==> build 2: inputs <==
## cache
module cache
(
    input clk,
    input rst,
    input  [11:0]  cpu_adr,
    input  [127:0] cpu_dat_m,
    input  [15:0]  cpu_sel,
    input          cpu_cyc,
    input          cpu_stb,
    input          cpu_we,
    output [127:0] cpu_dat_s,
    output         cpu_ack,
    output         cpu_rty,
    output [11:0]  mem_adr,
    output [127:0] mem_dat_m,
    output [15:0]  mem_sel,
    output         mem_cyc,
    output         mem_stb,
    output         mem_we,
    input  [127:0] mem_dat_s,
    input          mem_ack,
    input          mem_rty
);
Settings: LEC_CHECK=0, CAP_MARGIN=20, CELL_PAD_IN_SITES_DETAIL_PLACEMENT=2, CELL_PAD_IN_SITES_GLOBAL_PLACEMENT=1, CORE_ASPECT_RATIO=1.05, CORE_MARGIN=5, CORE_UTILIZATION=24, CTS_CLUSTER_DIAMETER=212, GPL_TIMING_DRIVEN=1, HOLD_SLACK_MARGIN=0.11, MIN_ROUTING_LAYER=met1, PLACE_DENSITY=0.6, SETUP_SLACK_MARGIN=1.31, SLEW_MARGIN=40, TNS_END_PERCENT=55; clock period 7.5 ns.
run.sh (not shown) runs the stock make flow with config.mk's settings and CLKGATE_MAP_FILE=.
==> trial 9 (differences from build 2) <==
CELL_PAD_IN_SITES_DETAIL_PLACEMENT = unset   (was 2)
CELL_PAD_IN_SITES_GLOBAL_PLACEMENT = unset   (was 1)
CORE_ASPECT_RATIO = 0.73   (was 1.05)
CORE_MARGIN = 10   (was 5)
CORE_UTILIZATION = 48   (was 24)
CTS_CLUSTER_DIAMETER = unset   (was 212)
GPL_ROUTABILITY_DRIVEN = 0   (was unset)
GPL_TIMING_DRIVEN = unset   (was 1)
HOLD_SLACK_MARGIN = 0.22   (was 0.11)
MIN_ROUTING_LAYER = unset   (was met1)
PLACE_DENSITY = unset   (was 0.6)
SETUP_SLACK_MARGIN = unset   (was 1.31)
SLEW_MARGIN = 20   (was 40)
TNS_END_PERCENT = unset   (was 55)
==> notes <==
- Between trial 9 and build 2, the lower clock-buffer cell count is in build 2 (gap 2).
- In sequential power, build 2 and trial 9 hardly differ.
- Against trial 9, the critical path depth of build 2 is higher by 1.
- Build 2 finished with timing, DRC and antenna clean. Trial 9 reached the layout checks and failed them: negative setup slack.
- Against build 2, the fmax of trial 9 is smaller by about 14%.

---

==> run P: inputs <==
cache again, from the RTL that the note above started with.
## cache
module cache
(
    input clk,
    input rst,
    input  [11:0]  cpu_adr,
    input  [127:0] cpu_dat_m,
    input  [15:0]  cpu_sel,
    input          cpu_cyc,
    input          cpu_stb,
    input          cpu_we,
    output [127:0] cpu_dat_s,
    output         cpu_ack,
    output         cpu_rty,
    output [11:0]  mem_adr,
    output [127:0] mem_dat_m,
    output [15:0]  mem_sel,
    output         mem_cyc,
    output         mem_stb,
    output         mem_we,
    input  [127:0] mem_dat_s,
    input          mem_ack,
    input          mem_rty
);
clock: 4.0 ns
lec_check: 0
cap_margin: 20
core_margin: 2
core_utilization: 66
cts_cluster_size: 63
slew_margin: 20
==> inputs of run F, as changes to run P <==
==> flow/config.mk (replaced) <==
export PLATFORM = sky130hd
export DESIGN_NAME = cache
export DESIGN_NICKNAME = cache
export VERILOG_FILES = /design/flow/design.v
export SDC_FILE = /design/flow/constraint.sdc
export NUM_CORES = 4
export LEC_CHECK = 0
export ABC_AREA = 1
export CAP_MARGIN = 15
export CORE_MARGIN = 2
export CORE_UTILIZATION = 72
export CTS_CLUSTER_DIAMETER = 31
export CTS_CLUSTER_SIZE = 15
export GPL_ROUTABILITY_DRIVEN = 0
export PLACE_DENSITY_LB_ADDON = 0.14
export SETUP_SLACK_MARGIN = 0.46
export SLEW_MARGIN = 20
==> flow/constraint.sdc (replaced) <==
create_clock -name core_clock -period 1.91 [get_ports {clk}]
set_input_delay 0.3820 -clock core_clock [delete_from_list [all_inputs] [get_ports {clk}]]
set_output_delay 0.3820 -clock core_clock [all_outputs]
set_load 0.01 [all_outputs]
==> inputs of run R, as changes to run P <==
--- a/flow/config.mk
+++ b/flow/config.mk
@@ -7,6 +7,6 @@
 export LEC_CHECK = 0
 export CAP_MARGIN = 20
 export CORE_MARGIN = 2
-export CORE_UTILIZATION = 66
-export CTS_CLUSTER_SIZE = 63
+export CORE_UTILIZATION = 64
+export SETUP_SLACK_MARGIN = 1.21
 export SLEW_MARGIN = 20
==> flow/constraint.sdc (replaced) <==
create_clock -name core_clock -period 4.38 [get_ports {clk}]
set_input_delay 0.8760 -clock core_clock [delete_from_list [all_inputs] [get_ports {clk}]]
set_output_delay 0.8760 -clock core_clock [all_outputs]
set_load 0.01 [all_outputs]
==> impl_metrics.toml <==
# generated from flow reports
[floorplanning]
fp-utilization = 0.643

[timing]
setup_slack_ps = -975
finalSetupViolCount = 4625

[outcome]
status = "complete, but fails checks"
check.faults = "negative setup slack"

[clocking]
clk_latency_ps = 880

[worst_setup_path]
startpoint = "cache_datapath1.mar.data[4]$_DFFE_PP_"

[pwr]
pwr_density_cell_mw_per_mm2 = 364

[job]
maxCapViolCount = 0

[logic_synthesis]
synthTopCellsByArea = "edfxtp_1 (66%), nor2_1 (8.7%), a22oi_1 (3.3%)"
the above is filed under run R

==> impl_metrics.toml <==
# generated from flow reports
[outcome]
status = "complete, but fails checks"
check.faults = "negative setup slack"

[timing]
setup_slack_ps = -1320
hold_violations = 0
finalSetupViolCount = 4703

[logic_synthesis]
synthTopCellsByArea = "edfxtp_1 (66%), nor2_1 (8.7%), a22oi_1 (3.3%)"
xor_share = 0.00137

[pwr]
pwr_density_cell_mw_per_mm2 = 397

[floorplanning]
fp-utilization = 0.663

[job]
maxCapViolCount = 0

[worst_setup_path]
crit_required_ps = 3200
startpoint = "cache_datapath1.mar.data[5]$_DFFE_PP_"
the above is filed under run P

==> impl_metrics.toml <==
# implementation run metrics
[floorplanning]
die_w_um = 384
dieArea_mm2 = 0.148
fp-utilization = 0.725
core_mm2 = 0.143

[outcome]
haltStage = "global routing (5_1_grt)"
status = "stopped before the end"
firstError = "[ERROR GRT-0116] Global routing finished with congestion. Check the congestion regions in the DRC Viewer."

[logic_synthesis]
ys_types = 39
synthTopCellsByArea = "edfxtp_1 (64%), a21oi_1 (10%), nand2_1 (6.3%)"
xor_share = 0

[place]
portBuffers = 562

[global_routing]
gr-max-usage-layer = "met2"
the above is filed under run F

Power figures rest on the tool's default switching activity, not on a simulated workload.
